==> design/flow/design.v <==
module pow_5_pipe
(
    input             clock,
    input      [17:0] n,
    output reg [17:0] n_pow_5
);
    reg [17:0] n_1, n_2, n_3;
    reg [17:0] n_pow_2, n_pow_3, n_pow_4;
    always @(posedge clock)
    begin
        n_1 <= n;
        n_2 <= n_1;
        n_3 <= n_2;
        n_pow_2 <= n * n;
        n_pow_3 <= n_pow_2 * n_1;
        n_pow_4 <= n_pow_3 * n_2;
        n_pow_5 <= n_pow_4 * n_3;
    end
endmodule
==> design/flow/run.sh <==
#!/bin/bash
# the make line also repeats each setting of config.mk as NAME=value (left out here)
make -C /OpenROAD-flow-scripts/flow DESIGN_CONFIG=/design/flow/config.mk WORK_HOME=/design/flow/orfs CLKGATE_MAP_FILE= finish
==> design/flow/config.mk <==
export PLATFORM = sky130hd
export DESIGN_NAME = pow_5_pipe
export DESIGN_NICKNAME = pow_5_pipe
export VERILOG_FILES = /design/flow/design.v
export SDC_FILE = /design/flow/constraint.sdc
export NUM_CORES = 4
export LEC_CHECK = 0
export CAP_MARGIN = 20
export CORE_MARGIN = 2
export CORE_UTILIZATION = 53
export CTS_CLUSTER_DIAMETER = 371
export CTS_CLUSTER_SIZE = 98
export SLEW_MARGIN = 20
==> design/flow/constraint.sdc <==
create_clock -name core_clock -period 6.25 [get_ports {clock}]
set_input_delay 1.2500 -clock core_clock [delete_from_list [all_inputs] [get_ports {clock}]]
set_output_delay 1.2500 -clock core_clock [all_outputs]
set_load 0.01 [all_outputs]
==> summary.txt, run 1 <==
Crit path to: n_pow_2[16]
Hold Startpoint: n_1[16]
Ys async rst share: 0%
Final hold violation count: 0
Hold Crit Depth: 0
Clock-pin slew on the worst setup and hold paths: 60 ps
Yosys stat chip area: 21100 um^2
Synth warn: 1
CTS Buf Count: 17
Nets: 3027
Worst-case clock buffer depth: 2
Basic Gates by Area: 14.6%
Post-synthesis cell area: 21100 um^2
H-tree depth: 4
Via count: 14519
Final worst path period need: 6030 ps
Mapped Cells: 2316
CTS root buffer: clkbuf_16
Final WL: 49300 um
FP Rows: 73
Register area: 2440 um^2
Final ANT Viol Nets: 0
First-pass GRT wire length: 84900 um
GRT Util Overall: 26.5%
DR WL/cell: 16.9 um
Cell type with the largest total area: fa_1
Count of cell types in the netlist: 41
Rel. slew slack: 45.6%
Top post-synthesis cells by count: inv_1 (623), fa_1 (412), nand2_1 (286)
Clock skew: 12.6 ps
Worst setup EP type: flip-flop
Depth of the most critical reg-to-reg path: 17
Hold/Removal Path Class: reg2reg
Final weighted congestion in routability-driven placement: 0.845
GRT overflow: 0
Reg-to-reg setup timing slack: 600 ps
CP max stage delay: 540 ps
Slew Limit Fails: 0
Post-Synth XOR/XNOR Area: 6.46%
Pre-Place Util: 53.5%
Top FF cell, synth: dfxtp_1
Vias per inst: 4.98
P&R area growth vs syn: 9.08%
Maxcap violations: 0
Die X: 204 um
Slew @ Worst Pin: 815 ps
Synth Area in Adders: 51.9%
Unrepaired setup endpoints after global routing: false
DRC viols: 0
Number of synthesized register bits: 122
Register area share after synthesis: 11.5%
Aoi/oai-family share of the synthesized area: 3.18%
Area fraction in mux cells: 0.0473%
Area leader share: 39.0%
Worst reg2reg path startpoint: n_2[3]
Placed cell area: 22500 um^2
Io pins: 37
Die Ht: 204 um
Number of global-route vias before repair: 16545
Post-DP HPWL: 40400 um
Req. time, crit path: 6610 ps
Initial DRT Pass Iterations: 6
Logic family by area: adder cells
Syn_area_per_cell: 9.13 um^2
Crit path DAT: 6390 ps
Placed cells: 2884
Drt initial violations: 775
Logic area: 16200 um^2
Top cells by area: fa_1 (39%), ha_1 (13%), dfxtp_1 (12%), inv_1 (11%), and2_1 (8.4%)
Filler Cell Count: 3567
Critical Path Fanout Max: 5
Non-filler cells, final: 2916
Worst-path cell chain: clkdlybuf4s50_1 -> and2_1 -> fa_1 -> inv_1 -> fa_1 -> fa_1 -> inv_1 -> fa_1 -> fa_1 -> inv_1 -> fa_1 -> inv_1 -> ha_1 -> or3_1 -> o21ai_0 -> a21oi_1 -> a41oi_1 -> a21boi_1
Status: no timing/DRC/antenna violations
Diodes inserted: 0
Largest net degree at the start of global routing: 31
Antenna violations before repair: 1
Tcrit/Tclk final: 96.4%
Post-route design area: 23100 um^2
Most frequent CP cell: fa_1
Clock latency (worst-skew pair): 430 ps
Postcts setup bufs: 0
CP bufs+invs: 5
Core area: 39500 um^2
Final setup violation count: 0
Delay-heaviest family, CP: adder cells
Buffers on Ports: 36
Hold Path Sink: n_2[16]
CP max-delay cell: clkdlybuf4s50_1
Tool warnings: 28
Final TNS setup: 0 ps
Chip Area: 41500 um^2
WP depth: 18
Hold-fix buffers, CTS: 0
Ys cells: 2316
CTS tree: built
Reg2reg end: n_pow_4[13]
CP startpoint kind: input pin
CTS resizes: 0
Sink Count: 122
Peak Freq: 166 MHz
Critical Path Start: n[10]
Post-synth EDFFs: 0
Kind of critical path: in2reg
Count leader, synth: inv_1
## metrics by stage
step	setup WS, ps	hold WS (ps)	util, %
2_1_floorplan	327	324	-
3_3_place_gp	-206	333	56.8
3_5_place_dp	-292	331	56.8
4_1_cts	150	345	58.3
5_1_grt	3.97	358	58.3
6_report	222	343	58.3
## area by class of cell
type | instances | area share (%)
clock buffer | 18 | 1.86
clock inverter | 14 | 0.700
sequential | 122 | 10.6
multi-input combinational | 1516 | 70.0
timing repair buffer | 98 | 3.83
tap | 525 | 2.85
inverter | 623 | 10.1
## metal layers
layer / vias up / global-route usage, % / part of all wire (%)
met5: - / 0 / 0.026
met4: 2 / 8.86 / 3.1
met3: 106 / 3.45 / 3.7
met2: 298 / 47.4 / 51
met1: 7345 / 33.1 / 42
li1: 6768 / - / -
==> run 2: changes to the inputs <==
Settings changed: CAP_MARGIN 20 to 0, CORE_UTILIZATION 53 to 72, CTS_CLUSTER_DIAMETER 371 to 210, CTS_CLUSTER_SIZE 98 to 34, PLACE_DENSITY_LB_ADDON from default to 0.02, SETUP_SLACK_MARGIN from default to 1.26.
Clock period 6.25 ns to 4.31 ns, I/O delays scaled along.
==> summary.txt, run 2 <==
Area fraction in mux cells: 0.0473% (unchanged)
Post-synthesis cell area: 21100 um^2 (unchanged)
Die Ht: 175 um (-14%)
Post-DP HPWL: 46700 um (+16%)
Status: stopped before the end
Logic family by area: adder cells
Count leader, synth: inv_1
Register area share after synthesis: 11.5% (unchanged)
Fail Step: 5_1_grt
Yosys stat chip area: 21100 um^2 (unchanged)
Chip Area: 30800 um^2 (-26%)
Top cells by area: fa_1 (39%), ha_1 (13%), dfxtp_1 (12%), inv_1 (11%), and2_1 (8.4%)
Placed cell area: 24900 um^2 (+11%)
First Err: [ERROR GRT-0232] Routing congestion too high. Check the congestion heatmap in the GUI.
GRT overflow: 403
Number of synthesized register bits: 122 (unchanged)
CTS root buffer: clkbuf_16
H-tree depth: 4 (unchanged)
Core area: 28800 um^2 (-27%)
Synth Area in Adders: 51.9% (unchanged)
Sink Count: 122 (unchanged)
Aoi/oai-family share of the synthesized area: 3.18% (unchanged)
Die X: 175 um (-14%)
Hold-fix buffers, CTS: 0 (unchanged)
Count of cell types in the netlist: 41 (unchanged)
Basic Gates by Area: 14.6% (unchanged)
CTS Buf Count: 17 (unchanged)
Pre-Place Util: 73.5% (+20 points)
Ys cells: 2316 (unchanged)
Syn_area_per_cell: 9.13 um^2 (unchanged)
Top post-synthesis cells by count: inv_1 (623), fa_1 (412), nand2_1 (286)
Ys async rst share: 0% (unchanged)
Worst-case clock buffer depth: 2 (unchanged)
Io pins: 37 (unchanged)
Final weighted congestion in routability-driven placement: 0.951 (+13%)
Mapped Cells: 2316 (unchanged)
Buffers on Ports: 36 (unchanged)
Top FF cell, synth: dfxtp_1
Synth warn: 1 (unchanged)
Placed cells: 2981 (+3.4%)
Post-Synth XOR/XNOR Area: 6.46% (unchanged)
Area leader share: 39.0% (unchanged)
Post-synth EDFFs: 0 (unchanged)
GRT Util Overall: 84.4%
Cell type with the largest total area: fa_1
FP Rows: 62 (-15%)
Pre-CTS setup slack: -1660 ps (-1360 ps)
==> run 2: timing repair <==
action | 4_1_cts
setup endpoints to repair | 53
cloned | 1
pin swaps | 176
buffers inserted | 58
hold endpoints to repair | 0
resized | 367
==> run 2: per-layer routing <==
metal / global-route usage (%) / GRT overflow
met1: 81.1 / 1
met2: 99.8 / 230
met3: 71.1 / 8
met4: 92.2 / 164
met5: 31.1 / 0
==> run 2: through the flow <==
stage | hold slack (ps) | util, %
detailed placement | 347 | 86.4
CTS | 358 | 93.6
floorplan | 324 | -
global placement | 331 | 86.4
==> run 3: changes to the inputs <==
Settings changed: CAP_MARGIN 0 to 20, CTS_CLUSTER_DIAMETER 210 to 85, CTS_CLUSTER_SIZE 34 to 35, PLACE_DENSITY_LB_ADDON 0.02 to 0.26, SETUP_SLACK_MARGIN 1.26 to 1.36.
Clock period 4.31 ns to 4.8 ns, I/O delays scaled along.
==> summary.txt, run 3 <==
Buffers on Ports: 36 (unchanged)
CTS Buf Count: 17 (unchanged)
Aoi/oai-family share of the synthesized area: 3.18% (unchanged)
Post-Synth XOR/XNOR Area: 6.46% (unchanged)
Pre-Place Util: 73.5% (unchanged)
Yosys stat chip area: 21100 um^2 (unchanged)
Die Ht: 175 um (unchanged)
Top cells by area: fa_1 (39%), ha_1 (13%), dfxtp_1 (12%), inv_1 (11%), and2_1 (8.4%)
Logic family by area: adder cells
CTS root buffer: clkbuf_16
Pre-CTS setup slack: -1330 ps (+328 ps)
Synth Area in Adders: 51.9% (unchanged)
Chip Area: 30800 um^2 (unchanged)
Post-synth EDFFs: 0 (unchanged)
H-tree depth: 4 (unchanged)
GRT Util Overall: 92.9%
Synth warn: 1 (unchanged)
Status: stopped before the end
Top FF cell, synth: dfxtp_1
Basic Gates by Area: 14.6% (unchanged)
Final weighted congestion in routability-driven placement: 0.946 (-0.58%)
First Err: [ERROR GRT-0232] Routing congestion too high. Check the congestion heatmap in the GUI.
Count of cell types in the netlist: 41 (unchanged)
Post-synthesis cell area: 21100 um^2 (unchanged)
Number of synthesized register bits: 122 (unchanged)
Core area: 28800 um^2 (unchanged)
Fail Step: 5_1_grt
Io pins: 37 (unchanged)
Mapped Cells: 2316 (unchanged)
Die X: 175 um (unchanged)
Syn_area_per_cell: 9.13 um^2 (unchanged)
Post-DP HPWL: 45400 um (-2.7%)
Register area share after synthesis: 11.5% (unchanged)
Ys async rst share: 0% (unchanged)
Cell type with the largest total area: fa_1
Top post-synthesis cells by count: inv_1 (623), fa_1 (412), nand2_1 (286)
Worst-case clock buffer depth: 2 (unchanged)
Count leader, synth: inv_1
Area fraction in mux cells: 0.0473% (unchanged)
Hold-fix buffers, CTS: 0 (unchanged)
Sink Count: 122 (unchanged)
Ys cells: 2316 (unchanged)
GRT overflow: 1406
Area leader share: 39.0% (unchanged)
FP Rows: 62 (unchanged)
run 3: routing by layer:
metal / GRT usage (%) / overflow
met1: 85.8 / 24
met2: 112 / 903
met3: 77.0 / 21
met4: 108 / 453
met5: 32.7 / 5
run 3: timing repair:
item,in CTS
resized,433
setup endpoints to repair,50
setup buffers,83
gates cloned,1
pin swaps,220
run 3: per-stage QoR:
| stage | utilization [%] | TNS, ps | cells | area, um^2 |
|---|---|---|---|---|
| 2_1_floorplan | - | -1970 | 2324 | 22400 |
| 3_3_place_gp | 84.0 | -9550 | 2901 | 24200 |
| 3_5_place_dp | 84.0 | -11100 | 2901 | 24200 |
| 4_1_cts | 92.7 | -1770 | 3017 | 26700 |
==> run 4: changes to the inputs <==
Settings changed: CAP_MARGIN 20 to 0, CORE_ASPECT_RATIO from default to 0.92, CTS_CLUSTER_DIAMETER 85 to 380, CTS_CLUSTER_SIZE 35 to 15, PLACE_DENSITY_LB_ADDON 0.26 to 0.02, SETUP_SLACK_MARGIN 1.36 to 0.83.
Clock period 4.8 ns to 5.61 ns, I/O delays scaled along.
==> summary.txt, run 4 <==
Status: no timing/DRC/antenna violations
Antenna violations before repair: 0
Global routing's busiest layer: met2
Clock skew: 13.3 ps
Nets: 3155
CP bufs+invs: 5
Register area: 2610 um^2
Cell type with the largest total area: fa_1
Worst-path cell chain: buf_8 -> and2_4 -> fa_1 -> inv_2 -> fa_2 -> fa_2 -> fa_1 -> inv_2 -> fa_1 -> inv_2 -> fa_2 -> inv_2 -> ha_4 -> or3_4 -> a31o_1 -> a21oi_2 -> xnor2_1
Post-DP HPWL: 40300 um (-11%)
Hold/Removal Path Class: reg2reg
Synth Area in Adders: 51.9% (unchanged)
Slew @ Worst Pin: 528 ps
Hold Startpoint: n_1[17]
Area leader share: 39.0% (unchanged)
Hold Path Sink: n_2[17]
Count leader, synth: inv_1
Hold Crit Depth: 0
Initial DRT Pass Iterations: 7
Syn_area_per_cell: 9.13 um^2 (unchanged)
CTS root buffer: clkbuf_16
Filler Cell Count: 1495
CP max-delay cell: fa_1
Ys async rst share: 0% (unchanged)
Most frequent CP cell: inv_2
Basic Gates by Area: 14.6% (unchanged)
Pre-Place Util: 72.8% (-0.69 points)
CTS tree: built
FP Rows: 60 (-3.2%)
Final worst path period need: 5390 ps
Vias per inst: 5.57
Final ANT Viol Nets: 0
Final TNS setup: 0 ps
Register area share after synthesis: 11.5% (unchanged)
Io pins: 37 (unchanged)
Crit path DAT: 5750 ps
Maxcap violations: 0
Via count: 16112
Diodes inserted: 0
Kind of critical path: in2reg
Pre-CTS setup slack: -625 ps (+702 ps)
Logic family by area: adder cells
Logic area: 17200 um^2
Tcrit/Tclk final: 96.2%
CP max stage delay: 560 ps
CTS Buf Count: 17 (unchanged)
CP startpoint kind: input pin
Worst reg2reg path startpoint: n_3[3]
Chip Area: 30800 um^2 (about the same)
Largest net degree at the start of global routing: 24
Depth of the most critical reg-to-reg path: 18
Critical Path Start: n[10]
Top FF cell, synth: dfxtp_1
Clock-pin slew on the worst setup and hold paths: 60 ps
Worst setup EP type: flip-flop
Hold-fix buffers, CTS: 0 (unchanged)
Placed cells: 2772 (-4.4%)
Top cells by area: fa_1 (39%), ha_1 (13%), dfxtp_1 (12%), inv_1 (11%), and2_1 (8.4%)
Met1 usage: 49.8%
Final setup violation count: 0
DR WL/cell: 19.6 um
Unrepaired setup endpoints after global routing: true
Aoi/oai-family share of the synthesized area: 3.18% (unchanged)
Sink Count: 122 (unchanged)
Final weighted congestion in routability-driven placement: 0.893 (-5.6%)
Synth warn: 1 (unchanged)
Req. time, crit path: 5960 ps
Post-route design area: 25100 um^2
Worst-case clock buffer depth: 2 (unchanged)
Delay-heaviest family, CP: adder cells
M2 GR Usage: 63.6%
Post-synth EDFFs: 0 (unchanged)
Ys cells: 2316 (unchanged)
Count of cell types in the netlist: 41 (unchanged)
Number of global-route vias before repair: 17931
DRC viols: 0
Number of synthesized register bits: 122 (unchanged)
GRT overflow: 0
Buffers on Ports: 36 (unchanged)
Reg2reg end: n_pow_5[16]
First-pass GRT wire length: 90500 um
Die X: 183 um (+4.2%)
Die Ht: 168 um (-4.0%)
Critical Path Fanout Max: 4
M3 GR Usage: 9.39%
Drt initial violations: 1108
Mapped Cells: 2316 (unchanged)
Peak Freq: 185 MHz
Rel. slew slack: 64.7%
Final hold violation count: 0
Slew Limit Fails: 0
Clock latency (worst-skew pair): 440 ps
Placed cell area: 22700 um^2 (-6.0%)
Final WL: 56600 um
H-tree depth: 4 (unchanged)
P&R area growth vs syn: 18.8%
WP depth: 17
Core area: 29100 um^2 (+0.95%)
Yosys stat chip area: 21100 um^2 (unchanged)
PnR worst setup slack: 215 ps
Post-Synth XOR/XNOR Area: 6.46% (unchanged)
Post-synthesis cell area: 21100 um^2 (unchanged)
Area fraction in mux cells: 0.0473% (unchanged)
Tool warnings: 31
GRT Util Overall: 38.3%
Crit path to: n_pow_2[17]
Non-filler cells, final: 2891
Reg-to-reg setup timing slack: 580 ps
Top post-synthesis cells by count: inv_1 (623), fa_1 (412), nand2_1 (286)
==> run 4: timing repair <==
item                                    in CTS  in global routing
pin swaps                                  124                 81
buffers inserted                            66                 21
gates resized                              308                 99
endpoints found under the setup margin      30                 26
==> run 4: area by class of cell <==
class | count | area share, %
inverters | 623 | 9.31
well taps | 372 | 1.85
repair buffers | 226 | 7.74
flip-flops and latches | 122 | 10.4
multi-input cells | 1516 | 68.4
clock inverters | 15 | 0.652
clock buffers | 17 | 1.69
==> run 4: routing by layer <==
layer | part of all wire (%) | up-vias
met5 | 0 | -
met4 | 3.4 | 0
met3 | 10 | 186
met2 | 48 | 849
met1 | 38 | 8044
li1 | - | 7033
==> run 4: through the flow <==
stage	hold WS (ps)	util, %
after CTS	365	84.8
after global routing	371	86.5
after detailed placement	357	78.2
after floorplan	324	-
after global placement	343	78.2
final	365	86.5
==> run 5: changes to the inputs <==
Settings changed: ABC_AREA from default to 0, CORE_ASPECT_RATIO 0.92 to 0.91, CTS_CLUSTER_DIAMETER 380 to 382, CTS_CLUSTER_SIZE 15 to 22, GPL_ROUTABILITY_DRIVEN from default to 0, PLACE_DENSITY_LB_ADDON 0.02 to 0.04, SETUP_SLACK_MARGIN 0.83 to -0.45.
Clock period 5.61 ns to 4.54 ns, I/O delays scaled along.
==> summary.txt, run 5 <==
Io pins: 37 (unchanged)
Hold Path Sink: n_2[16]
Number of synthesized register bits: 122 (unchanged)
Post-synth EDFFs: 0 (unchanged)
Basic Gates by Area: 14.6% (unchanged)
Die Ht: 167 um (-0.53%)
Chip Area: 30800 um^2 (about the same)
Critical Path Fanout Max: 6 (+2)
Final setup violation count: 28 (+28)
Non-filler cells, final: 2999 (+3.7%)
Initial DRT Pass Iterations: 5 (-2)
Violated Checks: negative setup slack
Final Core Density: 89.5% (+3.0 points)
Most frequent CP cell: fa_1
Final worst path period need: 5110 ps
Worst-path cell chain: buf_12 -> buf_4 -> nand2_4 -> fa_1 -> fa_1 -> inv_1 -> fa_1 -> fa_1 -> fa_1 -> inv_1 -> fa_1 -> inv_2 -> ha_4 -> or3_4 -> o21ai_2 -> nor2_2 -> a21oi_2 -> a41oi_2 -> a21boi_2
Maxcap violations: 0 (unchanged)
Hold-fix buffers, CTS: 0 (unchanged)
Via count: 16708 (+3.7%)
Hold Startpoint: n_1[16]
Kind of critical path: in2reg
Critical Path Start: n[4]
Top cells by area: fa_1 (39%), ha_1 (13%), dfxtp_1 (12%), inv_1 (11%), and2_1 (8.4%)
Status: complete, but fails checks
Logic family by area: adder cells
H-tree depth: 4 (unchanged)
PnR worst setup slack: -566 ps (-781 ps)
Worst-case clock buffer depth: 2 (unchanged)
CP max-delay cell: fa_1
Post-route design area: 25700 um^2 (+2.2%)
Final WL: 59700 um (+5.6%)
Pre-Place Util: 73.6% (+0.85 points)
Final TNS setup: -9210 ps (-9210 ps)
First-pass GRT wire length: 92000 um (+1.7%)
Synth warn: 1 (unchanged)
Mapped Cells: 2316 (unchanged)
Yosys stat chip area: 21100 um^2 (unchanged)
Hold Crit Depth: 0 (unchanged)
Die X: 184 um (+0.53%)
Delay-heaviest family, CP: adder cells
Clock-pin slew on the worst setup and hold paths: 70 ps (about the same)
Register area share after synthesis: 11.5% (unchanged)
Depth of the most critical reg-to-reg path: 18 (unchanged)
Count of cell types in the netlist: 41 (unchanged)
Aoi/oai-family share of the synthesized area: 3.18% (unchanged)
CTS root buffer: clkbuf_16
Final hold violation count: 0 (unchanged)
Hold/Removal Path Class: reg2reg
Ys async rst share: 0% (unchanged)
Drt initial violations: 1539 (+39%)
Syn_area_per_cell: 9.13 um^2 (unchanged)
Area fraction in mux cells: 0.0473% (unchanged)
Post-synthesis cell area: 21100 um^2 (unchanged)
Req. time, crit path: 4890 ps (-1070 ps)
Core area: 28700 um^2 (-1.2%)
Synth Area in Adders: 51.9% (unchanged)
Post-DP HPWL: 43900 um (+9.0%)
Reg-to-reg setup timing slack: -480 ps (-1060 ps)
Final ANT Viol Nets: 0 (unchanged)
Peak Freq: 196 MHz
Post-Synth XOR/XNOR Area: 6.46% (unchanged)
Largest net degree at the start of global routing: 17 (-29%)
DRC viols: 0 (unchanged)
Tool warnings: 31 (unchanged)
Slew @ Worst Pin: 552 ps (+23.6 ps)
GRT overflow: 0 (unchanged)
Area leader share: 39.0% (unchanged)
CP startpoint kind: input pin
CP bufs+invs: 5 (unchanged)
Nets: 3268 (+3.6%)
Clock latency (worst-skew pair): 460 ps (+20 ps)
CTS tree: built
Reg2reg end: n_pow_4[17]
P&R area growth vs syn: 21.5%
Antenna violations before repair: 0 (unchanged)
Placed cell area: 24200 um^2 (+6.2%)
Crit path to: n_pow_2[16]
GRT Util Overall: 38.7% (+0.43 points)
Ys cells: 2316 (unchanged)
WP depth: 19 (+2)
Top FF cell, synth: dfxtp_1
Slew Limit Fails: 0 (unchanged)
Clock skew: 16.7 ps (+3.40 ps)
CTS Buf Count: 17 (unchanged)
Vias per inst: 5.57 (about the same)
Crit path DAT: 5450 ps (-300 ps)
Rel. slew slack: 63.2% (-1.6 points)
Number of global-route vias before repair: 18634 (+3.9%)
Top post-synthesis cells by count: inv_1 (623), fa_1 (412), nand2_1 (286)
Tcrit/Tclk final: 112% (+16 points)
Filler Cell Count: 1275 (-15%)
Buffers on Ports: 36 (unchanged)
Count leader, synth: inv_1
Worst setup EP type: flip-flop
DR WL/cell: 19.9 um (+1.8%)
CP max stage delay: 530 ps (-30 ps)
Cell type with the largest total area: fa_1
FP Rows: 59 (-1.7%)
Worst reg2reg path startpoint: n_2[6]
Placed cells: 2950 (+6.4%)
Sink Count: 122 (unchanged)
Unrepaired setup endpoints after global routing: true
==> run 5: final cells by class <==
| class | instances | area (um^2) | share of cell area [%] |
|---|---|---|---|
| Clock inverter | 13 | 140 | 0.545 |
| Timing Repair Buffer | 339 | 2830 | 11.0 |
| Sequential cell | 122 | 2550 | 9.91 |
| Inverter | 623 | 2340 | 9.10 |
| Tap cell | 366 | 458 | 1.78 |
| Antenna cell | 1 | 2.50 | 0.00974 |
| Multi-Input combinational cell | 1516 | 16900 | 65.9 |
| Clock buffer | 19 | 453 | 1.76 |
==> run 5: layer usage <==
layer  part of all wire, %  global-route usage, %  up-vias
met5                     0                      0        -
met4                   4.3                   14.7        0
met3                   8.2                   7.85      246
met2                    49                   64.7      845
met1                    39                   50.1     8349
li1                      -                      -     7268
==> run 5: per-stage QoR <==
step	hold WS, ps	setup WS, ps
detailed placement	330	-1590
global route	375	-709
floorplan	324	-776
CTS	366	-557
global placement	335	-1400
finish	371	-566
==> run 5: what timing repair did <==
| item | in CTS | in global routing |
|---|---|---|
| gates resized | 149 | 180 |
| hold endpoints to repair | 0 | 0 |
| endpoints found under the setup margin | 18 | 24 |
| cloned | 0 | 1 |
| pin swaps | 44 | 126 |
| buffers inserted | 7 | 34 |
==> run 6: changes to the inputs <==
Settings changed: ABC_AREA 0 to default, CAP_MARGIN 0 to 20, CORE_ASPECT_RATIO 0.91 to default, CORE_UTILIZATION 72 to 40, CTS_CLUSTER_DIAMETER 382 to default, CTS_CLUSTER_SIZE 22 to default, GPL_ROUTABILITY_DRIVEN 0 to default, PLACE_DENSITY_LB_ADDON 0.04 to default, SETUP_SLACK_MARGIN -0.45 to 1.78.
Clock period 4.54 ns to 6.23 ns, I/O delays scaled along.
==> summary.txt, run 6 <==
Basic Gates by Area: 14.6% (unchanged)
Hold-fix buffers, CTS: 0 (unchanged)
Peak Freq: 184 MHz
Final worst path period need: 5430 ps
CP max stage delay: 580 ps (+50 ps)
Final TNS setup: 0 ps (+9210 ps)
Register area share after synthesis: 11.5% (unchanged)
GRT Util Overall: 20.1% (-19 points)
Post-Synth XOR/XNOR Area: 6.46% (unchanged)
H-tree depth: 4 (unchanged)
CP bufs+invs: 4 (-1)
CTS tree: built
Kind of critical path: in2reg
Cell type with the largest total area: fa_1
CP startpoint kind: input pin
Buffers on Ports: 36 (unchanged)
Top post-synthesis cells by count: inv_1 (623), fa_1 (412), nand2_1 (286)
Clock-pin slew on the worst setup and hold paths: 70 ps (about the same)
Reg2reg end: n_pow_4[16]
Drt initial violations: 600 (-61%)
Syn_area_per_cell: 9.13 um^2 (unchanged)
CTS Buf Count: 17 (unchanged)
Post-route design area: 25600 um^2 (-0.56%)
Yosys stat chip area: 21100 um^2 (unchanged)
First-pass GRT wire length: 85000 um (-7.6%)
P&R area growth vs syn: 20.8%
Io pins: 37 (unchanged)
Hold WS: 378 ps (+7.15 ps)
Logic family by area: adder cells
CP max-delay cell: fa_1
DRC viols: 0 (unchanged)
Slew Limit Fails: 0 (unchanged)
Crit path DAT: 5770 ps (+320 ps)
Final WL: 51500 um (-14%)
GRT overflow: 0 (unchanged)
DR WL/cell: 16.2 um (-19%)
Area leader share: 39.0% (unchanged)
Clock latency (worst-skew pair): 460 ps (about the same)
Mapped Cells: 2316 (unchanged)
Hold Startpoint: n_2[17]
Worst-path cell chain: dlygate4sd2_1 -> nand2_1 -> inv_1 -> fa_1 -> inv_1 -> fa_1 -> fa_1 -> fa_1 -> fa_1 -> fa_2 -> inv_1 -> ha_4 -> and3_4 -> a41oi_1 -> a21boi_2
Ys async rst share: 0% (unchanged)
Tool warnings: 31 (unchanged)
Maxcap violations: 0 (unchanged)
Hold Path Sink: n_3[17]
Area fraction in mux cells: 0.0473% (unchanged)
Count leader, synth: inv_1
Critical Path Fanout Max: 5 (-1)
Post-synthesis cell area: 21100 um^2 (unchanged)
Delay-heaviest family, CP: adder cells
Core area: 52400 um^2 (+83%)
Final weighted congestion in routability-driven placement: 0.841
Non-filler cells, final: 3176 (+5.9%)
Via count: 14995 (-10%)
Vias per inst: 4.72 (-15%)
Nets: 3124 (-4.4%)
Pre-Place Util: 40.3% (-33 points)
Synth Area in Adders: 51.9% (unchanged)
Reg-to-reg setup timing slack: 1320 ps (+1800 ps)
Hold/Removal Path Class: reg2reg
Worst reg2reg path startpoint: n_2[7]
Top FF cell, synth: dfxtp_1
Number of synthesized register bits: 122 (unchanged)
Req. time, crit path: 6570 ps (+1680 ps)
Worst-case clock buffer depth: 2 (unchanged)
Die Ht: 234 um (+40%)
Most frequent CP cell: fa_1
Count of cell types in the netlist: 41 (unchanged)
Final hold violation count: 0 (unchanged)
WP depth: 15 (-4)
Critical Path Start: n[13]
FP Rows: 84 (+42%)
Initial DRT Pass Iterations: 5 (unchanged)
Top cells by area: fa_1 (39%), ha_1 (13%), dfxtp_1 (12%), inv_1 (11%), and2_1 (8.4%)
CTS root buffer: clkbuf_16
Diodes inserted: 0 (-1)
Final ANT Viol Nets: 0 (unchanged)
Sink Count: 122 (unchanged)
Aoi/oai-family share of the synthesized area: 3.18% (unchanged)
Post-DP HPWL: 39100 um (-11%)
Hold Crit Depth: 0 (unchanged)
Depth of the most critical reg-to-reg path: 17 (-1)
Largest net degree at the start of global routing: 35 (+18)
Tcrit/Tclk final: 87.2% (-25 points)
Number of global-route vias before repair: 16753 (-10%)
Post-synth EDFFs: 0 (unchanged)
Chip Area: 54700 um^2 (+78%)
Die X: 234 um (+27%)
Unrepaired setup endpoints after global routing: true
Status: no timing/DRC/antenna violations
Synth warn: 1 (unchanged)
Crit path to: n_pow_2[16]
Antenna violations before repair: 0 (unchanged)
Final setup violation count: 0 (-100%)
Placed cells: 3027 (+2.6%)
Clock skew: 15.5 ps (-1.20 ps)
Ys cells: 2316 (unchanged)
Final Core Density: 48.7% (-41 points)
Placed cell area: 22900 um^2 (-5.3%)
Worst setup EP type: flip-flop
==> run 6: area by class of cell <==
type / count / area, um^2
clock buffer: 19 / 453
fill: 4816 / 26900
timing repair buffer: 195 / 1730
sequential: 122 / 2650
clock inverter: 13 / 191
multi-input combinational: 1516 / 17300
inverter: 623 / 2340
tap: 688 / 861
==> run 6: repair_timing <==
item	in CTS	in global routing
endpoints found under the hold margin	0	0
buffers inserted	84	33
resized	312	93
pin swaps	149	108
setup endpoints to repair	38	36
==> run 6: stage by stage <==
step           setup WS, ps
2_1_floorplan           576
3_3_place_gp          -92.7
3_5_place_dp           -164
4_1_cts                 782
5_1_grt                 635
6_report                800
==> run 6: routing by layer <==
| layer | vias up | global-route usage [%] | wire [um] |
|---|---|---|---|
| met2 | 229 | 37.2 | 27400 |
| met4 | 0 | 6.69 | 1490 |
| met3 | 92 | 2.43 | 1270 |
| li1 | 6968 | - | - |
| met1 | 7706 | 23.9 | 21300 |
| met5 | - | 0 | 0 |
==> run 7: changes to the inputs <==
Settings changed: ABC_AREA from default to 1, CELL_PAD_IN_SITES_GLOBAL_PLACEMENT from default to 2, CORE_ASPECT_RATIO from default to 1.37, CORE_MARGIN 2 to 10, CORE_UTILIZATION 40 to 41, GPL_ROUTABILITY_DRIVEN from default to 0, HOLD_SLACK_MARGIN from default to 0.2, MAX_ROUTING_LAYER from default to met4, MIN_ROUTING_LAYER from default to met2, PLACE_DENSITY_LB_ADDON from default to 0.14, SETUP_SLACK_MARGIN 1.78 to default, TNS_END_PERCENT from default to 90.
Clock period 6.23 ns to 11.2 ns, I/O delays scaled along.
==> summary.txt, run 7 <==
Hold WS: 354 ps (-24.4 ps)
Post-synthesis cell area: 22700 um^2 (+7.2%)
Mapped Cells: 2978 (+29%)
Nets: 3597 (+15%)
Top FF cell, synth: dfxtp_1
CTS Buf Count: 17 (unchanged)
Depth of the most critical reg-to-reg path: 19 (+2)
P&R area growth vs syn: 6.42%
Number of global-route vias before repair: 26493 (+58%)
Top post-synthesis cells by count: inv_1 (1001), nand2_1 (822), fa_1 (412)
Buffers on Ports: 36 (unchanged)
Req. time, crit path: 11560 ps (+4990 ps)
Post-DP HPWL: 46800 um (+20%)
Placed cells: 3643 (+20%)
H-tree depth: 4 (unchanged)
CP bufs+invs: 5 (+1)
CTS tree: built
Hold/Removal Path Class: reg2reg
Synth Area in Adders: 48.4% (-3.5 points)
Basic Gates by Area: 16.2% (+1.6 points)
DR WL/cell: 16.4 um (+1.0%)
Chip Area: 65200 um^2 (+19%)
Sink Count: 122 (unchanged)
Area leader share: 36.4% (-2.6 points)
Final WL: 60200 um (+17%)
Worst-case clock buffer depth: 2 (unchanged)
WP depth: 19 (+4)
Top cells by area: fa_1 (36%), inv_1 (17%), nand2_1 (14%), ha_1 (12%), dfxtp_1 (11%)
Antenna violations before repair: 0 (unchanged)
Hold Path Sink: n_2[17]
Peak Freq: 138 MHz
Register area share after synthesis: 10.8% (-0.78 points)
Rel. slew slack: 32.2%
First-pass GRT wire length: 97800 um (+15%)
Core area: 54600 um^2 (+4.0%)
Initial DRT Pass Iterations: 10 (+5)
Non-filler cells, final: 3675 (+16%)
Hold Crit Depth: 0 (unchanged)
CP max stage delay: 960 ps (+380 ps)
Final TNS setup: 0 ps (unchanged)
Tool warnings: 28 (-9.7%)
Synth warn: 1 (unchanged)
Count leader, synth: inv_1
Critical Path Start: n[3]
Syn_area_per_cell: 7.62 um^2 (-17%)
Tcrit/Tclk final: 64.8% (-22 points)
Clock-pin slew on the worst setup and hold paths: 70 ps (about the same)
Count of cell types in the netlist: 38 (-7.3%)
Area fraction in mux cells: 0% (-0.047 points)
Final worst path period need: 7250 ps
CP max-delay cell: clkdlybuf4s50_1
CTS resizes: 0 (-100%)
Crit path to: n_pow_2[17]
Ys async rst share: 0% (unchanged)
Delay-heaviest family, CP: adder cells
Final setup violation count: 0 (unchanged)
Reg-to-reg setup timing slack: 5570 ps (+4250 ps)
Io pins: 37 (unchanged)
Vias per inst: 6.29 (+33%)
Cell type with the largest total area: fa_1
Final ANT Viol Nets: 0 (unchanged)
Diodes inserted: 0 (unchanged)
Reg2reg end: n_pow_4[17]
Placed cell area: 23600 um^2 (+3.0%)
Die Ht: 295 um (+26%)
Via count: 23105 (+54%)
Pre-Place Util: 41.6% (+1.2 points)
Status: no timing/DRC/antenna violations
Largest net degree at the start of global routing: 36 (+2.9%)
Final hold violation count: 0 (unchanged)
GRT Util Overall: 30.2% (+10 points)
Crit path DAT: 7610 ps (+1840 ps)
GRT overflow: 0 (unchanged)
CTS root buffer: clkbuf_16
Drt initial violations: 3374 (+460%)
Hold Startpoint: n_1[17]
DRC viols: 0 (unchanged)
Hold-fix buffers, CTS: 0 (unchanged)
Worst setup EP type: flip-flop
Worst-path cell chain: clkdlybuf4s50_1 -> nand2_1 -> fa_1 -> fa_1 -> fa_1 -> fa_1 -> inv_1 -> fa_1 -> inv_1 -> fa_1 -> inv_1 -> ha_1 -> nand4_1 -> inv_1 -> nand2_1 -> o211ai_1 -> a31oi_1 -> nand3b_1 -> nand2_1
Aoi/oai-family share of the synthesized area: 2.30% (-0.88 points)
Slew @ Worst Pin: 1020 ps
Die X: 221 um (-5.6%)
Worst reg2reg path startpoint: n_2[3]
Ys cells: 2978 (+29%)
Kind of critical path: in2reg
Critical Path Fanout Max: 18 (+13)
Logic family by area: adder cells
Number of synthesized register bits: 122 (unchanged)
FP Rows: 100 (+19%)
CP startpoint kind: input pin
Yosys stat chip area: 22700 um^2 (+7.2%)
Clock latency (worst-skew pair): 460 ps (about the same)
Maxcap violations: 0 (unchanged)
Filler Cell Count: 5677 (+18%)
Slew Limit Fails: 0 (unchanged)
Unrepaired setup endpoints after global routing: false
Most frequent CP cell: fa_1
Post-Synth XOR/XNOR Area: 3.67% (-2.8 points)
Postcts setup bufs: 0 (-100%)
Post-synth EDFFs: 0 (unchanged)
Post-route design area: 24100 um^2 (-5.5%)
Clock skew: 14.2 ps (-1.30 ps)
-- run 7: stage by stage --
stage,utilization [%],setup slack (ps)
after global routing,44.2,3530
after CTS,44.2,3930
final,44.2,3950
after floorplan,-,4260
after global placement,43.2,3450
after detailed placement,43.2,3420
-- run 7: metal layers --
layer	GRT usage, %	up-vias	share of wire (%)
met4	3.88	0	7.1
met1	-	9018	0
li1	-	8183	-
met3	35.4	456	35
met2	38.1	5448	58
met5	-	-	0
-- run 7: cell type report --
cell class	instances	area [um^2]	area share, %
inverters	1007	3780	15.7
well taps	714	893	3.70
clock inverters	15	151	0.627
multi-input cells	1759	16000	66.5
flip-flops and latches	122	2440	10.1
clock buffers	17	425	1.76
repair buffers	41	398	1.65
==> run 8: changes to the inputs <==
Settings changed: ABC_AREA 1 to 0, CAP_MARGIN 20 to 40, CELL_PAD_IN_SITES_GLOBAL_PLACEMENT 2 to default, CORE_ASPECT_RATIO 1.37 to default, CORE_MARGIN 10 to 2, CORE_UTILIZATION 41 to 67, CTS_CLUSTER_SIZE from default to 30, GPL_ROUTABILITY_DRIVEN 0 to default, HOLD_SLACK_MARGIN 0.2 to default, MAX_ROUTING_LAYER met4 to default, MIN_ROUTING_LAYER met2 to default, PLACE_DENSITY from default to 0.68, PLACE_DENSITY_LB_ADDON 0.14 to default, SETUP_SLACK_MARGIN from default to 0.19, TNS_END_PERCENT 90 to default.
Clock period 11.2 ns to 5.16 ns, I/O delays scaled along.
==> summary.txt, run 8 <==
PnR worst setup slack: -105 ps (-4050 ps)
GRT overflow: 0 (unchanged)
CP max stage delay: 520 ps (-440 ps)
Reg-to-reg setup timing slack: 140 ps (-5430 ps)
GRT Util Overall: 32.7% (+2.4 points)
Maxcap violations: 0 (unchanged)
Clock skew: 13.2 ps (-1.04 ps)
Req. time, crit path: 5490 ps (-6070 ps)
M3 GR Usage: 4.31% (-31 points)
Final worst path period need: 5260 ps
Delay-heaviest family, CP: adder cells
Core area: 31300 um^2 (-43%)
Final hold violation count: 0 (unchanged)
Logic area: 17000 um^2 (+5.7%)
Count of cell types in the netlist: 41 (+7.9%)
Worst setup EP type: flip-flop
Worst-path cell chain: buf_6 -> buf_6 -> buf_12 -> nand2_2 -> fa_2 -> fa_2 -> fa_2 -> fa_1 -> inv_2 -> fa_1 -> inv_2 -> fa_1 -> inv_2 -> ha_4 -> or3_4 -> o21ai_2 -> nor2_1 -> a21oi_1 -> a41oi_2 -> a21boi_2
Aoi/oai-family share of the synthesized area: 3.18% (+0.88 points)
Clock latency (worst-skew pair): 440 ps (-20 ps)
Clock-pin slew on the worst setup and hold paths: 70 ps (about the same)
H-tree depth: 4 (unchanged)
Mapped Cells: 2316 (-22%)
Post-route design area: 25200 um^2 (+4.4%)
Placed cell area: 23400 um^2 (-0.49%)
Global routing's busiest layer: met2
Peak Freq: 190 MHz
Crit path DAT: 5590 ps (-2020 ps)
Worst-case clock buffer depth: 2 (unchanged)
DRC viols: 0 (unchanged)
Critical Path Start: n[3]
Register area share after synthesis: 11.5% (+0.78 points)
Yosys stat chip area: 21100 um^2 (-6.7%)
Buffers on Ports: 36 (unchanged)
Final WL: 51400 um (-15%)
Top post-synthesis cells by count: inv_1 (623), fa_1 (412), nand2_1 (286)
Io pins: 37 (unchanged)
FP Rows: 65 (-35%)
Largest net degree at the start of global routing: 17 (-53%)
Hold Startpoint: n_2[17]
Logic family by area: adder cells
Drt initial violations: 686 (-80%)
CP bufs+invs: 6 (+1)
Slew Limit Fails: 0 (unchanged)
Top FF cell, synth: dfxtp_1
Final setup violation count: 1 (+1)
Sink Count: 122 (unchanged)
Tool warnings: 33 (+18%)
CTS tree: built
Unrepaired setup endpoints after global routing: true
Reg2reg end: n_pow_3[16]
Vias per inst: 5.28 (-16%)
Rel. slew slack: 66.3% (+34 points)
DR WL/cell: 17.4 um (+6.4%)
Slew @ Worst Pin: 504 ps (-512 ps)
Pre-Place Util: 67.5% (+26 points)
Pre-CTS setup slack: -1020 ps (-4440 ps)
Nets: 3185 (-11%)
WP depth: 20 (+1)
CTS Buf Count: 17 (unchanged)
Ys async rst share: 0% (unchanged)
Tcrit/Tclk final: 102% (+37 points)
Register area: 2550 um^2 (+4.6%)
Number of global-route vias before repair: 17396 (-34%)
Depth of the most critical reg-to-reg path: 17 (-2)
Hold/Removal Path Class: reg2reg
Antenna violations before repair: 0 (unchanged)
Count leader, synth: inv_1
Initial DRT Pass Iterations: 5 (-5)
Synth Area in Adders: 51.9% (+3.5 points)
Area leader share: 39.0% (+2.6 points)
Synth warn: 1 (unchanged)
Post-synth EDFFs: 0 (unchanged)
Final ANT Viol Nets: 0 (unchanged)
Status: complete, but fails checks
Area fraction in mux cells: 0.0473% (+0.047 points)
Die Ht: 182 um (-38%)
Chip Area: 33000 um^2 (-49%)
CP startpoint kind: input pin
Via count: 15569 (-33%)
Hold-fix buffers, CTS: 0 (unchanged)
Post-synthesis cell area: 21100 um^2 (-6.7%)
Syn_area_per_cell: 9.13 um^2 (+20%)
Post-Synth XOR/XNOR Area: 6.46% (+2.8 points)
Basic Gates by Area: 14.6% (-1.6 points)
Filler Cell Count: 2075 (-63%)
Crit path to: n_pow_2[16]
Top cells by area: fa_1 (39%), ha_1 (13%), dfxtp_1 (12%), inv_1 (11%), and2_1 (8.4%)
Final TNS setup: -105 ps (-105 ps)
Met1 usage: 40.5% (+41 points)
M2 GR Usage: 57.5% (+19 points)
Final weighted congestion in routability-driven placement: 0.905
First-pass GRT wire length: 84100 um (-14%)
P&R area growth vs syn: 19.2%
Cell type with the largest total area: fa_1
Number of synthesized register bits: 122 (unchanged)
Worst reg2reg path startpoint: n_1[6]
Kind of critical path: in2reg
Die X: 182 um (-18%)
Critical Path Fanout Max: 5 (-13)
Hold Crit Depth: 0 (unchanged)
CTS root buffer: clkbuf_16
Violated Checks: negative setup slack
Hold Path Sink: n_3[17]
Diodes inserted: 0 (unchanged)
Ys cells: 2316 (-22%)
CP max-delay cell: fa_1
Post-DP HPWL: 40400 um (-14%)
## run 8: what timing repair did
item                                    4_1_cts  5_1_grt
pin swaps                                    75      139
gates cloned                                  1        0
gates resized                               152      187
setup buffers                                19       16
endpoints found under the setup margin       22       22
endpoints found under the hold margin         0        0
## run 8: stage by stage
step                hold WS (ps)  util [%]  cells
floorplan                    324         -   2324
global placement             359      74.9   2883
detailed placement           363      74.9   2883
CTS                          362      78.3   2935
global route                 366      80.5   2951
finish                       364      80.5   2951
## run 8: area by class of cell
cell class,instances,area share (%)
inverter,623,9.28
clock inverter,15,0.695
sequential,122,10.1
multi-input combinational,1516,67.3
tap,402,2.00
timing repair buffer,256,8.93
clock buffer,17,1.69
## run 8: routing by layer
layer  wire [um]  vias up
met1       20600     7861
met4        2200        0
met2       26300      468
li1            -     7089
met5           0        -
met3        2400      151
==> run 9: changes to the inputs <==
Settings changed: ABC_AREA 0 to 1, CAP_MARGIN 40 to 20, CORE_UTILIZATION 67 to 72, CTS_CLUSTER_DIAMETER from default to 372, CTS_CLUSTER_SIZE 30 to 10, PLACE_DENSITY 0.68 to default, SETUP_SLACK_MARGIN 0.19 to default.
Clock period 5.16 ns to 4.27 ns, I/O delays scaled along.
==> summary.txt, run 9 <==
Fail Step: 5_1_grt
CTS Buf Count: 17 (unchanged)
Top post-synthesis cells by count: inv_1 (1001), nand2_1 (822), fa_1 (412)
Top cells by area: fa_1 (36%), inv_1 (17%), nand2_1 (14%), ha_1 (12%), dfxtp_1 (11%)
Yosys stat chip area: 22700 um^2 (+7.2%)
Top FF cell, synth: dfxtp_1
Area fraction in mux cells: 0% (-0.047 points)
Post-Synth XOR/XNOR Area: 3.67% (-2.8 points)
Die Ht: 181 um (-0.10%)
Placed cell area: 26200 um^2 (+12%)
Sink Count: 122 (unchanged)
Chip Area: 32900 um^2 (-0.20%)
Ys cells: 2978 (+29%)
Aoi/oai-family share of the synthesized area: 2.30% (-0.88 points)
Cell type with the largest total area: fa_1
Post-DP HPWL: 46200 um (+14%)
Post-synthesis cell area: 22700 um^2 (+7.2%)
GRT Util Overall: 76.0%
Synth warn: 1 (unchanged)
First Err: [ERROR GRT-0232] Routing congestion too high. Check the congestion heatmap in the GUI.
Number of synthesized register bits: 122 (unchanged)
Basic Gates by Area: 16.2% (+1.6 points)
Synth Area in Adders: 48.4% (-3.5 points)
Count of cell types in the netlist: 38 (-7.3%)
GRT overflow: 28
FP Rows: 64 (-1.5%)
Area leader share: 36.4% (-2.6 points)
Pre-Place Util: 73.6% (+6.0 points)
Count leader, synth: inv_1
Post-synth EDFFs: 0 (unchanged)
Ys async rst share: 0% (unchanged)
Buffers on Ports: 36 (unchanged)
Worst-case clock buffer depth: 2 (unchanged)
Core area: 30800 um^2 (-1.5%)
H-tree depth: 4 (unchanged)
Io pins: 37 (unchanged)
Die X: 181 um (-0.10%)
Register area share after synthesis: 10.8% (-0.78 points)
Syn_area_per_cell: 7.62 um^2 (-17%)
Status: stopped before the end
Mapped Cells: 2978 (+29%)
Final weighted congestion in routability-driven placement: 0.918 (+1.5%)
CTS root buffer: clkbuf_16
Logic family by area: adder cells
## run 9: routing by layer
| metal | overflow | track usage (%) |
|---|---|---|
| met2 | 17 | 94.5 |
| met3 | 0 | 60.5 |
| met5 | 0 | 17.8 |
| met1 | 0 | 72.9 |
| met4 | 11 | 82.1 |
## run 9: stage by stage
stage	utilization, %	setup WS (ps)	hold slack, ps	TNS, ps	instances
4_1_cts	91.9	-647	351	-11380	3732
3_5_place_dp	85.0	-1590	338	-26180	3642
3_3_place_gp	85.0	-1520	344	-23370	3642
2_1_floorplan	-	-887	326	-7010	2986
## run 9: repair_timing
action | 4_1_cts
setup endpoints to repair | 39
setup buffers | 61
hold buffers | 0
cloned | 1
gates resized | 412
pin swaps | 182
==> run 10: changes to the inputs <==
Settings changed: CORE_UTILIZATION 72 to 69, CTS_CLUSTER_DIAMETER 372 to 371, CTS_CLUSTER_SIZE 10 to 98, PLACE_DENSITY from default to 0.43, TNS_END_PERCENT from default to 10.
Clock period 4.27 ns to 4.42 ns, I/O delays scaled along.
==> summary.txt, run 10 <==
Status: complete, but fails checks
Violated Checks: negative setup slack
GRT overflow: 0
Top layer in use: met4
Routed length on met2: 29300 um
Final TNS setup: -10480 ps
Synth Area in Adders: 48.4% (unchanged)
Top FF cell, synth: dfxtp_1
Worst-case clock buffer depth: 2 (unchanged)
Hold WS: 360 ps
Crit path DAT: 5360 ps
FP Rows: 66 (+3.1%)
Reg2reg end: n_pow_5[17]
Post-synth EDFFs: 0 (unchanged)
Kind of critical path: in2reg
Tcrit/Tclk final: 114%
Mapped Cells: 2978 (unchanged)
Synth warn: 1 (unchanged)
Maxcap violations: 0
Core area: 32500 um^2 (+5.3%)
Placed cell area: 25700 um^2 (-2.1%)
CP max stage delay: 530 ps
CP bufs+invs: 9
Logic family by area: adder cells
Delay-heaviest family, CP: adder cells
Diodes inserted: 0
Post-DP HPWL: 44300 um (-4.0%)
DR WL/cell: 15.0 um
Post-route design area: 27200 um^2
Basic Gates by Area: 16.2% (unchanged)
Peak Freq: 199 MHz
Depth of the most critical reg-to-reg path: 17
Drt initial violations: 1099
GRT Util Overall: 33.8%
Final worst path period need: 5020 ps
Worst setup EP type: flip-flop
Post-synthesis cell area: 22700 um^2 (unchanged)
Io pins: 37 (unchanged)
Antenna violations before repair: 0
CTS tree: built
Top cells by area: fa_1 (36%), inv_1 (17%), nand2_1 (14%), ha_1 (12%), dfxtp_1 (11%)
CP startpoint kind: input pin
Buffers on Ports: 36 (unchanged)
Unrepaired setup endpoints after global routing: true
Ys cells: 2978 (unchanged)
CP max-delay cell: fa_2
Final WL: 55800 um
Area fraction in mux cells: 0% (unchanged)
Register area: 2550 um^2
Register area share after synthesis: 10.8% (unchanged)
Nets: 3913
Hold Path Sink: n_2[17]
Clock latency (worst-skew pair): 440 ps
Post-Synth XOR/XNOR Area: 3.67% (unchanged)
Pre-Place Util: 69.9% (-3.7 points)
Cell type with the largest total area: fa_1
Top post-synthesis cells by count: inv_1 (1001), nand2_1 (822), fa_1 (412)
Number of global-route vias before repair: 19965
Number of synthesized register bits: 122 (unchanged)
Hold/Removal Path Class: reg2reg
Syn_area_per_cell: 7.62 um^2 (unchanged)
DRC viols: 0
Tool warnings: 33
Most frequent CP cell: fa_1
Crit path to: n_pow_2[17]
Hold-fix buffers, CTS: 0 (unchanged)
Critical Path Fanout Max: 4
Final setup violation count: 28
Count of cell types in the netlist: 38 (unchanged)
Reg-to-reg setup timing slack: -560 ps
P&R area growth vs syn: 19.7%
Req. time, crit path: 4760 ps
Critical Path Start: n[10]
First-pass GRT wire length: 91400 um
Yosys stat chip area: 22700 um^2 (unchanged)
Chip Area: 34300 um^2 (+4.2%)
Hold Crit Depth: 0
Filler Cell Count: 1997
Clock-pin slew on the worst setup and hold paths: 70 ps
Metal3 WL: 2630 um
Ys async rst share: 0% (unchanged)
Slew Limit Fails: 0
Largest net degree at the start of global routing: 27
H-tree depth: 4 (unchanged)
WP depth: 23
CTS Buf Count: 17 (unchanged)
Clock skew: 14.9 ps
Final hold violation count: 0
Hold Startpoint: n_1[17]
Die Ht: 185 um (+2.1%)
Pre-CTS setup slack: -1470 ps (+120 ps)
Initial DRT Pass Iterations: 6
Worst reg2reg path startpoint: n_pow_4[10]
Logic area: 16700 um^2
Worst-path cell chain: buf_8 -> buf_6 -> nand2_4 -> inv_4 -> fa_1 -> inv_1 -> fa_2 -> fa_1 -> fa_1 -> inv_2 -> fa_1 -> inv_1 -> fa_1 -> inv_2 -> ha_4 -> nand4_1 -> inv_1 -> nand2_1 -> o211ai_1 -> a31oi_1 -> buf_4 -> nand2_2 -> nand2_1
Wl on met1: 22000 um
Via count: 18818
Final weighted congestion in routability-driven placement: 0.927 (+0.95%)
Aoi/oai-family share of the synthesized area: 2.30% (unchanged)
Final ANT Viol Nets: 0
CTS root buffer: clkbuf_16
PnR worst setup slack: -599 ps
Die X: 185 um (+2.1%)
Vias per inst: 5.06
Count leader, synth: inv_1
Area leader share: 36.4% (unchanged)
Sink Count: 122 (unchanged)
run 10: what timing repair did:
item,in CTS,in global routing
endpoints found under the setup margin,38,37
resized,155,137
buffers inserted,6,12
pin swaps,35,51
run 10: area by class of cell:
| type | instances | share of cell area, % |
|---|---|---|
| clock buffer | 17 | 1.57 |
| clock inverter | 15 | 0.654 |
| timing repair buffer | 357 | 10.9 |
| tap | 442 | 2.04 |
| multi-input combinational | 1759 | 61.5 |
| inverter | 1007 | 13.9 |
| sequential | 122 | 9.40 |
run 10: metrics by stage:
stage | instances | util, %
finish | 3719 | 83.7
global route | 3719 | 83.7
CTS | 3709 | 82.0
detailed placement | 3671 | 79.1
global placement | 3671 | 79.1
floorplan | 2986 | -
run 10: routing by layer:
layer	up-vias	global-route usage (%)
met5	-	0
met4	0	13.2
met3	163	4.31
met2	590	61.7
met1	9210	40.6
li1	8855	-
==> run 11: changes to the inputs <==
Settings changed: ABC_AREA 1 to default, CELL_PAD_IN_SITES_GLOBAL_PLACEMENT from default to 3, CORE_ASPECT_RATIO from default to 1.93, CORE_MARGIN 2 to 8, CORE_UTILIZATION 69 to 40, CTS_CLUSTER_DIAMETER 371 to 288, CTS_CLUSTER_SIZE 98 to 68, GPL_ROUTABILITY_DRIVEN from default to 1, GPL_TIMING_DRIVEN from default to 0, PLACE_DENSITY 0.43 to default, PLACE_DENSITY_LB_ADDON from default to 0.09, SETUP_SLACK_MARGIN from default to 0.51, SLEW_MARGIN 20 to 5, TNS_END_PERCENT 10 to 20.
Clock period 4.42 ns to 5.56 ns, I/O delays scaled along.
==> summary.txt, run 11 <==
Chip Area: 60900 um^2 (+77%)
P&R area growth vs syn: 13.6%
Yosys stat chip area: 21100 um^2 (-6.7%)
Final TNS setup: 0 ps (+10480 ps)
Ys cells: 2316 (-22%)
Count of cell types in the netlist: 41 (+7.9%)
Post-DP HPWL: 54300 um (+22%)
Top FF cell, synth: dfxtp_1
DRC viols: 0 (unchanged)
Antenna violations before repair: 0 (unchanged)
First-pass GRT wire length: 98500 um (+7.8%)
FP Rows: 117 (+77%)
Critical Path Fanout Max: 4 (unchanged)
Unrepaired setup endpoints after global routing: true
Register area share after synthesis: 11.5% (+0.78 points)
Worst setup EP type: flip-flop
Post-synth EDFFs: 0 (unchanged)
Syn_area_per_cell: 9.13 um^2 (+20%)
Number of synthesized register bits: 122 (unchanged)
DR WL/cell: 20.8 um (+38%)
Crit path to: n_pow_2[16]
H-tree depth: 4 (unchanged)
GRT Util Overall: 22.0% (-12 points)
Clock skew: 15.8 ps (+0.865 ps)
Filler Cell Count: 5153 (+160%)
Basic Gates by Area: 14.6% (-1.6 points)
Worst reg2reg path startpoint: n_1[3]
Cell type with the largest total area: fa_1
Mapped Cells: 2316 (-22%)
Area leader share: 39.0% (+2.6 points)
Nets: 3060 (-22%)
Final hold violation count: 0 (unchanged)
Area fraction in mux cells: 0.0473% (+0.047 points)
Status: no timing/DRC/antenna violations
Via count: 14840 (-21%)
Rel. slew slack: 55.9%
Aoi/oai-family share of the synthesized area: 3.18% (+0.88 points)
Delay-heaviest family, CP: adder cells
Initial DRT Pass Iterations: 5 (-1)
Largest net degree at the start of global routing: 17 (-37%)
Drt initial violations: 486 (-56%)
Placed cell area: 22400 um^2 (-13%)
Top cells by area: fa_1 (39%), ha_1 (13%), dfxtp_1 (12%), inv_1 (11%), and2_1 (8.4%)
Hold Startpoint: n_2[8]
Slew Limit Fails: 0 (unchanged)
Pre-Place Util: 40.2% (-30 points)
Hold Path Sink: n_3[8]
Final WL: 64000 um (+15%)
Worst-case clock buffer depth: 2 (unchanged)
CP max-delay cell: fa_2
Reg-to-reg setup timing slack: 220 ps (+780 ps)
Logic family by area: adder cells
Critical Path Start: n[3]
Peak Freq: 183 MHz
CTS root buffer: clkbuf_16
Ys async rst share: 0% (unchanged)
Final setup violation count: 0 (-100%)
Worst-path cell chain: buf_12 -> clkbuf_16 -> buf_6 -> and2_4 -> fa_1 -> inv_2 -> fa_2 -> fa_2 -> fa_1 -> inv_1 -> fa_1 -> inv_2 -> fa_1 -> inv_2 -> ha_4 -> or3_4 -> o21ai_2 -> nor2_2 -> a21oi_2 -> a41oi_2 -> a21boi_2
Die Ht: 335 um (+81%)
Top post-synthesis cells by count: inv_1 (623), fa_1 (412), nand2_1 (286)
Count leader, synth: inv_1
Final weighted congestion in routability-driven placement: 0.897 (-3.2%)
Buffers on Ports: 36 (unchanged)
Tool warnings: 31 (-6.1%)
Register area: 2510 um^2 (-1.8%)
Hold Crit Depth: 0 (unchanged)
Sink Count: 122 (unchanged)
Kind of critical path: in2reg
WP depth: 21 (-8.7%)
Vias per inst: 4.82 (-4.7%)
GRT overflow: 0 (unchanged)
Slew @ Worst Pin: 660 ps
CP bufs+invs: 7 (-2)
Logic area: 16600 um^2 (-0.73%)
Reg2reg end: n_pow_3[17]
Clock latency (worst-skew pair): 440 ps (about the same)
Tcrit/Tclk final: 98.4% (-15 points)
Hold/Removal Path Class: reg2reg
Post-route design area: 24000 um^2 (-12%)
Io pins: 37 (unchanged)
Diodes inserted: 0 (unchanged)
Synth warn: 1 (unchanged)
Most frequent CP cell: fa_1
CP max stage delay: 530 ps (about the same)
Hold-fix buffers, CTS: 0 (unchanged)
Clock-pin slew on the worst setup and hold paths: 70 ps (about the same)
Crit path DAT: 5790 ps (+430 ps)
CTS Buf Count: 17 (unchanged)
Final ANT Viol Nets: 0 (unchanged)
Post-Synth XOR/XNOR Area: 6.46% (+2.8 points)
Core area: 52600 um^2 (+62%)
Die X: 182 um (-2.0%)
Depth of the most critical reg-to-reg path: 18 (+1)
Maxcap violations: 0 (unchanged)
CTS tree: built
Req. time, crit path: 5880 ps (+1120 ps)
Final worst path period need: 5470 ps
Number of global-route vias before repair: 17033 (-15%)
CP startpoint kind: input pin
Synth Area in Adders: 51.9% (+3.5 points)
Post-synthesis cell area: 21100 um^2 (-6.7%)
## run 11: metal layers
| metal | vias to the layer above | share of wire, % | track usage [%] | routed length, um |
|---|---|---|---|---|
| met1 | 7653 | 31 | 18.8 | 19500 |
| met3 | 128 | 1.5 | 1.64 | 972 |
| li1 | 6840 | - | - | - |
| met5 | - | 0 | 0 | 0 |
| met2 | 219 | 63 | 48.2 | 40100 |
| met4 | 0 | 5.2 | 10.7 | 3340 |
## run 11: area by class of cell
class | instances | area share (%)
timing repair buffer | 68 | 2.40
sequential | 122 | 10.4
tap | 654 | 3.41
clock inverter | 15 | 0.735
inverter | 623 | 9.74
clock buffer | 17 | 1.77
buffer | 63 | 2.48
multi-input combinational | 1516 | 69.0
## run 11: through the flow
step           cells  hold slack [ps]  utilization (%)  worst slack, ps
4_1_cts         3071              352             45.1             10.4
3_5_place_dp    3014              339             42.7            -1440
5_1_grt         3078              364             45.7            -5.35
3_3_place_gp    3014              338             42.7            -1400
6_report        3078              354             45.7             87.7
2_1_floorplan   2324              324                -             35.5
## run 11: what timing repair did
action | CTS | global route
setup buffers | 25 | 7
cloned | 0 | 0
gates resized | 238 | 119
endpoints found under the setup margin | 32 | 26
pin swaps | 36 | 26
